==> run X <==
// mac_unit
module mac_unit(input clk,en,clr,
                input [15:0]a,b,
                output [39:0]c);
wire [31:0]temp1;
mul_16x16 m1(clk,a,b,temp1);
accumulator a1(clk,en,clr,temp1,c);
endmodule
Settings: LEC_CHECK=0, CAP_MARGIN=0, CELL_PAD_IN_SITES_GLOBAL_PLACEMENT=1, CORE_MARGIN=2, CORE_UTILIZATION=55, CTS_CLUSTER_DIAMETER=216, CTS_CLUSTER_SIZE=87, MAX_ROUTING_LAYER=met5, MIN_ROUTING_LAYER=met2, SETUP_SLACK_MARGIN=1.52, SLEW_MARGIN=20, TNS_END_PERCENT=80; clock period 8.48 ns.
run.sh (not shown) runs the stock make flow with config.mk's settings and CLKGATE_MAP_FILE=.
==> run R: changes against run X <==
Settings changed: ABC_AREA from default to 1, CAP_MARGIN 0 to 5, CELL_PAD_IN_SITES_DETAIL_PLACEMENT from default to 0, CORE_UTILIZATION 55 to 72, CTS_CLUSTER_DIAMETER 216 to default, CTS_CLUSTER_SIZE 87 to 17, GPL_ROUTABILITY_DRIVEN from default to 0, MAX_ROUTING_LAYER met5 to met4, MIN_ROUTING_LAYER met2 to default, SETUP_SLACK_MARGIN 1.52 to -0.49, TNS_END_PERCENT 80 to default.
==> flow/constraint.sdc (replaced) <==
create_clock -name core_clock -period 6.93 [get_ports {clk}]
set_input_delay 1.3860 -clock core_clock [delete_from_list [all_inputs] [get_ports {clk}]]
set_output_delay 1.3860 -clock core_clock [all_outputs]
set_load 0.01 [all_outputs]
==> run F: changes against run X <==
Settings changed: ABC_AREA from default to 1, CAP_MARGIN 0 to 20, CELL_PAD_IN_SITES_GLOBAL_PLACEMENT 1 to default, CORE_UTILIZATION 55 to 72, CTS_CLUSTER_DIAMETER 216 to 218, CTS_CLUSTER_SIZE 87 to 79, MAX_ROUTING_LAYER met5 to default, MIN_ROUTING_LAYER met2 to default, PLACE_DENSITY_LB_ADDON from default to 0.08, SETUP_SLACK_MARGIN 1.52 to default, TNS_END_PERCENT 80 to default.
==> flow/constraint.sdc (replaced) <==
create_clock -name core_clock -period 11.7 [get_ports {clk}]
set_input_delay 2.3400 -clock core_clock [delete_from_list [all_inputs] [get_ports {clk}]]
set_output_delay 2.3400 -clock core_clock [all_outputs]
set_load 0.01 [all_outputs]
==> run G: changes against run X <==
Settings changed: ABC_AREA from default to 1, CELL_PAD_IN_SITES_GLOBAL_PLACEMENT 1 to default, CORE_UTILIZATION 55 to 72, CTS_CLUSTER_DIAMETER 216 to 106, CTS_CLUSTER_SIZE 87 to default, MAX_ROUTING_LAYER met5 to default, MIN_ROUTING_LAYER met2 to default, SETUP_SLACK_MARGIN 1.52 to -0.71, TNS_END_PERCENT 80 to default.
==> flow/constraint.sdc (replaced) <==
create_clock -name core_clock -period 11.5 [get_ports {clk}]
set_input_delay 2.3000 -clock core_clock [delete_from_list [all_inputs] [get_ports {clk}]]
set_output_delay 2.3000 -clock core_clock [all_outputs]
set_load 0.01 [all_outputs]
==> comparison table <==
| metric | run X | run F | run R | run G |
|---|---|---|---|---|
| Status | finished with violations | finished with violations | aborted with a tool error | finished with violations |
| Stage where the flow stopped | - | - | global placement without I/O | - |
| Violated checks | setup timing | setup timing | - | setup timing |
| Non-Clock Buffer Count | 201 | 143 | - | 148 |
| Layout Cells excl Fill | 2135 | 2675 | - | 2680 |
| Number of global-route vias before repair | 17000 | 15800 | - | 15000 |
| Required time of the critical path | 8.81 ns | 12.04 ns | - | 11.86 ns |
| Number of different library cells in the post-synthesis netlist | 56 | 34 | 34 | 34 |
| Overall via count from detail_route | 14700 | 14700 | - | 14300 |
| Final min period | 13.02 ns | 13.44 ns | - | 13.23 ns |
| Fin crit share | 154% | 115% | - | 115% |
| Max Used Layer | met5 | met4 | - | met4 |
| Startpoint kind of the worst setup timing path | register | register | - | register |
| Average via count per standard cell | 6.89 | 5.49 | - | 5.34 |
| Complex-gate fraction of the synthesized area | 4.39% | 2.39% | 2.39% | 2.39% |
| Slew Limit Headroom | 29.1% | 38.8% | - | 45.3% |
| Mean instance size in the synthesized netlist | 9.93 um2 | 7.62 um2 | 7.62 um2 | 7.62 um2 |
| Final count of hold timing violations | 0 | 0 | - | 0 |
| Clk sinks | 168 | 168 | - | 168 |
| DR WL/cell | 16.4 um | 19.1 um | - | 17.7 um |
| Slowest library cell on the worst path | sky130_fd_sc_hd__fa_2 | sky130_fd_sc_hd__fa_2 | - | sky130_fd_sc_hd__fa_2 |
| # clk buffers | 17 | 17 | - | 17 |
| Buffers plus inverters on the worst setup path | 6 | 8 | - | 9 |
| Met2 Usage GRT | 43.1% | 72.4% | - | 67.7% |
| Fa+ha+maj area frac | 46.1% | 41.8% | 41.8% | 41.8% |
| Worst min-delay path class | reg2reg | reg2reg | - | reg2reg |
| Sequential cell area fraction in the yosys report | 21.6% | 19.5% | 19.5% | 19.5% |

========
==> build 10 <==
Starting RTL as in the previous note.
Settings: LEC_CHECK=0, CAP_MARGIN=5, CORE_MARGIN=2, CORE_UTILIZATION=68, CTS_CLUSTER_DIAMETER=29, CTS_CLUSTER_SIZE=86, HOLD_SLACK_MARGIN=-0.09, MAX_ROUTING_LAYER=met4, SETUP_SLACK_MARGIN=1.23, SLEW_MARGIN=20; clock period 9.96 ns.
==> trial 73: changes against build 10 <==
==> flow/config.mk (replaced) <==
export PLATFORM = sky130hd
export DESIGN_NAME = mac_unit
export DESIGN_NICKNAME = mac_unit
export VERILOG_FILES = /design/flow/design.v
export SDC_FILE = /design/flow/constraint.sdc
export NUM_CORES = 4
export LEC_CHECK = 0
export ABC_AREA = 1
export CAP_MARGIN = 0
export CORE_MARGIN = 2
export CORE_UTILIZATION = 70
export CTS_CLUSTER_DIAMETER = 260
export SETUP_SLACK_MARGIN = 1.8
export SLEW_MARGIN = 20
==> flow/constraint.sdc (replaced) <==
create_clock -name core_clock -period 11.4 [get_ports {clk}]
set_input_delay 2.2800 -clock core_clock [delete_from_list [all_inputs] [get_ports {clk}]]
set_output_delay 2.2800 -clock core_clock [all_outputs]
set_load 0.01 [all_outputs]
==> trial 82: changes against build 10 <==
==> flow/config.mk (replaced) <==
export PLATFORM = sky130hd
export DESIGN_NAME = mac_unit
export DESIGN_NICKNAME = mac_unit
export VERILOG_FILES = /design/flow/design.v
export SDC_FILE = /design/flow/constraint.sdc
export NUM_CORES = 4
export LEC_CHECK = 0
export ABC_AREA = 1
export CAP_MARGIN = 20
export CORE_MARGIN = 2
export CORE_UTILIZATION = 68
export CTS_CLUSTER_DIAMETER = 218
export SLEW_MARGIN = 20
==> flow/constraint.sdc (replaced) <==
create_clock -name core_clock -period 11.7 [get_ports {clk}]
set_input_delay 2.3400 -clock core_clock [delete_from_list [all_inputs] [get_ports {clk}]]
set_output_delay 2.3400 -clock core_clock [all_outputs]
set_load 0.01 [all_outputs]
==> run summary <==
Implementation results are summarized by area below.

STA
The number of failing setup endpoints in the final timing report is 17. The minimum setup slack in the final design is -1.972 ns.

Layout
The cell area after layout is 20390 um2. The share of the core filled with cells is 84.08%.

Setup path
The critical path's slowest stage uses the library cell sky130_fd_sc_hd__fa_1.

Status
The run finished, with violations left. The layout checks failed on setup timing.
[end of results for trial 73]
==> run summary <==
Implementation results are summarized by area below.

GRT
met2 track demand over resource after global routing is 60.32%.

Layout
The share of the core filled with cells is 79.94%.

STA
The minimum setup slack in the final design is -1.645 ns. The number of failing setup endpoints in the final timing report is 17.

Status
A clean result was blocked by setup timing. The flow ran to the end, but the layout failed its checks.

Setup path
On the critical path, the stage with the largest delay is an instance of sky130_fd_sc_hd__fa_2.
[end of results for trial 82]
==> run summary <==
Implementation results are summarized by area below.

STA
The number of failing setup endpoints in the final timing report is 23. Across all setup checks in the final design, the least slack found is -3.087 ns.

Status
The flow ran to the end, but the layout failed its checks. The reasons given for failing layout checks are setup timing.

Detailed routing
The routed length per instance is 18.32 um.

Layout
The share of the core filled with cells is 84.19%.

Setup path
The standard cell with the maximum stage delay on the critical path is sky130_fd_sc_hd__fa_2.
[end of results for build 10]

========
==> inputs of run a <==
mac_unit again, from the RTL that the note above started with.
Design mac_unit, start of the top module:
module mac_unit(input clk,en,clr,
                input [15:0]a,b,
                output [39:0]c);
clock: 7.58 ns
lec_check: 0
abc_area: 0
cap_margin: 25
cell_pad_in_sites_detail_placement: 0
cell_pad_in_sites_global_placement: 1
core_margin: 8
core_utilization: 40
cts_cluster_diameter: 254
cts_cluster_size: 34
gpl_routability_driven: 0
gpl_timing_driven: 0
max_routing_layer: met4
place_density: 0.63
setup_slack_margin: -0.46
slew_margin: 20
tns_end_percent: 5
==> inputs of run b, as changes to run a <==
- ABC_AREA: 0 -> 1
- CAP_MARGIN: 25 -> 5
- CELL_PAD_IN_SITES_GLOBAL_PLACEMENT: 1 -> 0
- CORE_MARGIN: 8 -> 2
- CORE_UTILIZATION: 40 -> 72
- CTS_CLUSTER_DIAMETER: 254 -> not set
- GPL_TIMING_DRIVEN: 0 -> not set
- SLEW_MARGIN: 20 -> 30
- TNS_END_PERCENT: 5 -> not set
==> flow/constraint.sdc (replaced) <==
create_clock -name core_clock -period 11.3 [get_ports {clk}]
set_input_delay 2.2600 -clock core_clock [delete_from_list [all_inputs] [get_ports {clk}]]
set_output_delay 2.2600 -clock core_clock [all_outputs]
set_load 0.01 [all_outputs]
==> inputs of run c, as changes to run a <==
- ABC_AREA: 0 -> 1
- CAP_MARGIN: 25 -> 5
- CELL_PAD_IN_SITES_GLOBAL_PLACEMENT: 1 -> 0
- CORE_MARGIN: 8 -> 2
- CORE_UTILIZATION: 40 -> 72
- CTS_CLUSTER_DIAMETER: 254 -> 77
- GPL_TIMING_DRIVEN: 0 -> not set
- SETUP_SLACK_MARGIN: -0.46 -> 2.39
- SLEW_MARGIN: 20 -> 30
- TNS_END_PERCENT: 5 -> not set
==> flow/constraint.sdc (replaced) <==
create_clock -name core_clock -period 9.27 [get_ports {clk}]
set_input_delay 1.8540 -clock core_clock [delete_from_list [all_inputs] [get_ports {clk}]]
set_output_delay 1.8540 -clock core_clock [all_outputs]
set_load 0.01 [all_outputs]
==> reports/results.txt <==
Fail Reasons = setup timing
Final setup viols = 25
Mapped Nets = 2750
slack of the critical path = -4.59 ns
outcome = failed layout checks
That was run c.
==> reports/results.txt <==
outcome = failed layout checks
Fail Reasons = setup timing
Mapped Nets = 2750
Final setup viols = 19
slack of the critical path = -2.02 ns
WP depth = 58
That was run b.
==> reports/results.txt <==
outcome = failed layout checks
Fail Reasons = setup timing
number of setup buffers added after CTS = 2
area of the die = 45600 µm²
Post-synth mux share = 1.42%
Mapped Nets = 2064
Final setup viols = 30
slack of the critical path = -5.97 ns
That was run a.

========
==> v28 <==
mac_unit again, from the RTL that the note above started with.
clock: 13.5 ns
lec_check: 0
cap_margin: 35
core_aspect_ratio: 0.93
core_margin: 8
core_utilization: 61
cts_cluster_diameter: 310
cts_cluster_size: 98
gpl_routability_driven: 0
hold_slack_margin: 0.28
place_density: 0.41
setup_slack_margin: 0.01
slew_margin: 5
tns_end_percent: 5
==> inputs of v34, as changes to v28 <==
CAP_MARGIN = 20   (was 35)
CORE_ASPECT_RATIO = unset   (was 0.93)
CORE_MARGIN = 2   (was 8)
CORE_UTILIZATION = 68   (was 61)
CTS_CLUSTER_DIAMETER = unset   (was 310)
CTS_CLUSTER_SIZE = 86   (was 98)
GPL_ROUTABILITY_DRIVEN = unset   (was 0)
HOLD_SLACK_MARGIN = unset   (was 0.28)
PLACE_DENSITY = unset   (was 0.41)
SETUP_SLACK_MARGIN = 0.22   (was 0.01)
SLEW_MARGIN = 20   (was 5)
TNS_END_PERCENT = unset   (was 5)
==> flow/constraint.sdc (replaced) <==
create_clock -name core_clock -period 9.96 [get_ports {clk}]
set_input_delay 1.9920 -clock core_clock [delete_from_list [all_inputs] [get_ports {clk}]]
set_output_delay 1.9920 -clock core_clock [all_outputs]
set_load 0.01 [all_outputs]
==> inputs of v13, as changes to v28 <==
CAP_MARGIN = 5   (was 35)
CORE_ASPECT_RATIO = 1.05   (was 0.93)
CORE_MARGIN = 2   (was 8)
CORE_UTILIZATION = 44   (was 61)
CTS_CLUSTER_DIAMETER = unset   (was 310)
GPL_ROUTABILITY_DRIVEN = 1   (was 0)
GPL_TIMING_DRIVEN = 0   (was unset)
HOLD_SLACK_MARGIN = unset   (was 0.28)
PLACE_DENSITY = unset   (was 0.41)
SETUP_SLACK_MARGIN = unset   (was 0.01)
SLEW_MARGIN = 40   (was 5)
TNS_END_PERCENT = unset   (was 5)
==> qor summary <==
Run status: v28 no timing/DRC/antenna violations; v13 no timing/DRC/antenna violations; v34 complete, but fails checks
Violated checks: v28 -; v13 -; v34 negative setup slack
Filler cells: v28 2035; v13 3187; v34 1345
Number of placement rows: v28 56; v13 70; v34 55
Average detailed-routed wire length per instance: v28 15.9 um; v13 15.1 um; v34 17.7 um
HPWL after DPL: v28 25600 um; v13 26300 um; v34 27300 um
Vias after detailed routing: v28 10300; v13 10200; v34 11100
Final setup vio count: v28 0; v13 0; v34 23
Post-Route Hold Slack: v28 0.313 ns; v13 0.312 ns; v34 0.319 ns
Met2 global-route usage: v28 37.2%; v13 32.2%; v34 54.2%
Data arrival time of the worst path: v28 13.66 ns; v13 13.69 ns; v34 13.47 ns
Biggest cell delay along the critical path: v28 0.55 ns; v13 0.61 ns; v34 0.55 ns
Largest net degree at the start of global routing: v28 45; v13 17; v34 45
Global routing usage on met1: v28 29.7%; v13 25.1%; v34 40.9%
# resized after CTS: v28 17; v13 77; v34 43
Sink of the worst hold path: v28 m1.m1.mu4.clk_a[1]$_DFF_P_; v13 m1.m4.mu3.m1.clk_a[0]$_DFF_P_; v34 m1.m1.mu3.clk_b[3]$_DFF_P_
Number of buffers and inverters on the critical path: v28 7; v13 6; v34 7

========
==> indigo <==
mac_unit again, from the RTL that the note above started with.
export LEC_CHECK = 0
export ABC_AREA = 1
export CAP_MARGIN = 25
export CELL_PAD_IN_SITES_DETAIL_PLACEMENT = 0
export CELL_PAD_IN_SITES_GLOBAL_PLACEMENT = 1
export CORE_MARGIN = 2
export CORE_UTILIZATION = 55
export CTS_CLUSTER_DIAMETER = 254
export CTS_CLUSTER_SIZE = 100
export GPL_ROUTABILITY_DRIVEN = 0
export MAX_ROUTING_LAYER = met4
export PLACE_DENSITY = 0.63
export SETUP_SLACK_MARGIN = 2.01
export SLEW_MARGIN = 20
export TNS_END_PERCENT = 5
create_clock -name core_clock -period 7.58 [get_ports {clk}]
==> violet: changes against indigo <==
==> flow/config.mk (replaced) <==
export PLATFORM = sky130hd
export DESIGN_NAME = mac_unit
export DESIGN_NICKNAME = mac_unit
export VERILOG_FILES = /design/flow/design.v
export SDC_FILE = /design/flow/constraint.sdc
export NUM_CORES = 4
export LEC_CHECK = 0
export ABC_AREA = 1
export CAP_MARGIN = 5
export CELL_PAD_IN_SITES_DETAIL_PLACEMENT = 1
export CELL_PAD_IN_SITES_GLOBAL_PLACEMENT = 1
export CORE_ASPECT_RATIO = 0.5
export CORE_MARGIN = 2
export CORE_UTILIZATION = 27
export CTS_CLUSTER_DIAMETER = 360
export CTS_CLUSTER_SIZE = 34
export GPL_ROUTABILITY_DRIVEN = 1
export HOLD_SLACK_MARGIN = 0.19
export MAX_ROUTING_LAYER = met4
export PLACE_DENSITY = 0.63
export SLEW_MARGIN = 5
==> run_results.csv <==
group,metric,value,unit
final_timing,timing.final.crit_share,180,%
finish,final_area,0.0203,mm²
final_timing,setup_violations,30,
final_timing,fin_crit,13.62,ns
status,violations,"setup timing",
status,status,"failed layout checks",
final_timing,setup_ws,-6.04,ns
placed_design,detailed_place_hpwl,35.5,mm
That was indigo.
==> run_results.csv <==
group,metric,value,unit
finish,buffer_area_share,7.92,%
final_timing,fin_crit,13.39,ns
synthesis,simple_gate_area_share,17.2,%
grt,grt-ovfl-total,0,
status,status,"failed layout checks",
status,violations,"setup timing",
final_timing,setup_ws,-5.81,ns
finish,final_area,0.0216,mm²
synthesis,ys_chip_area,0.0172,mm²
final_timing,setup_violations,30,
placed_design,detailed_place_hpwl,42.2,mm
That was violet.
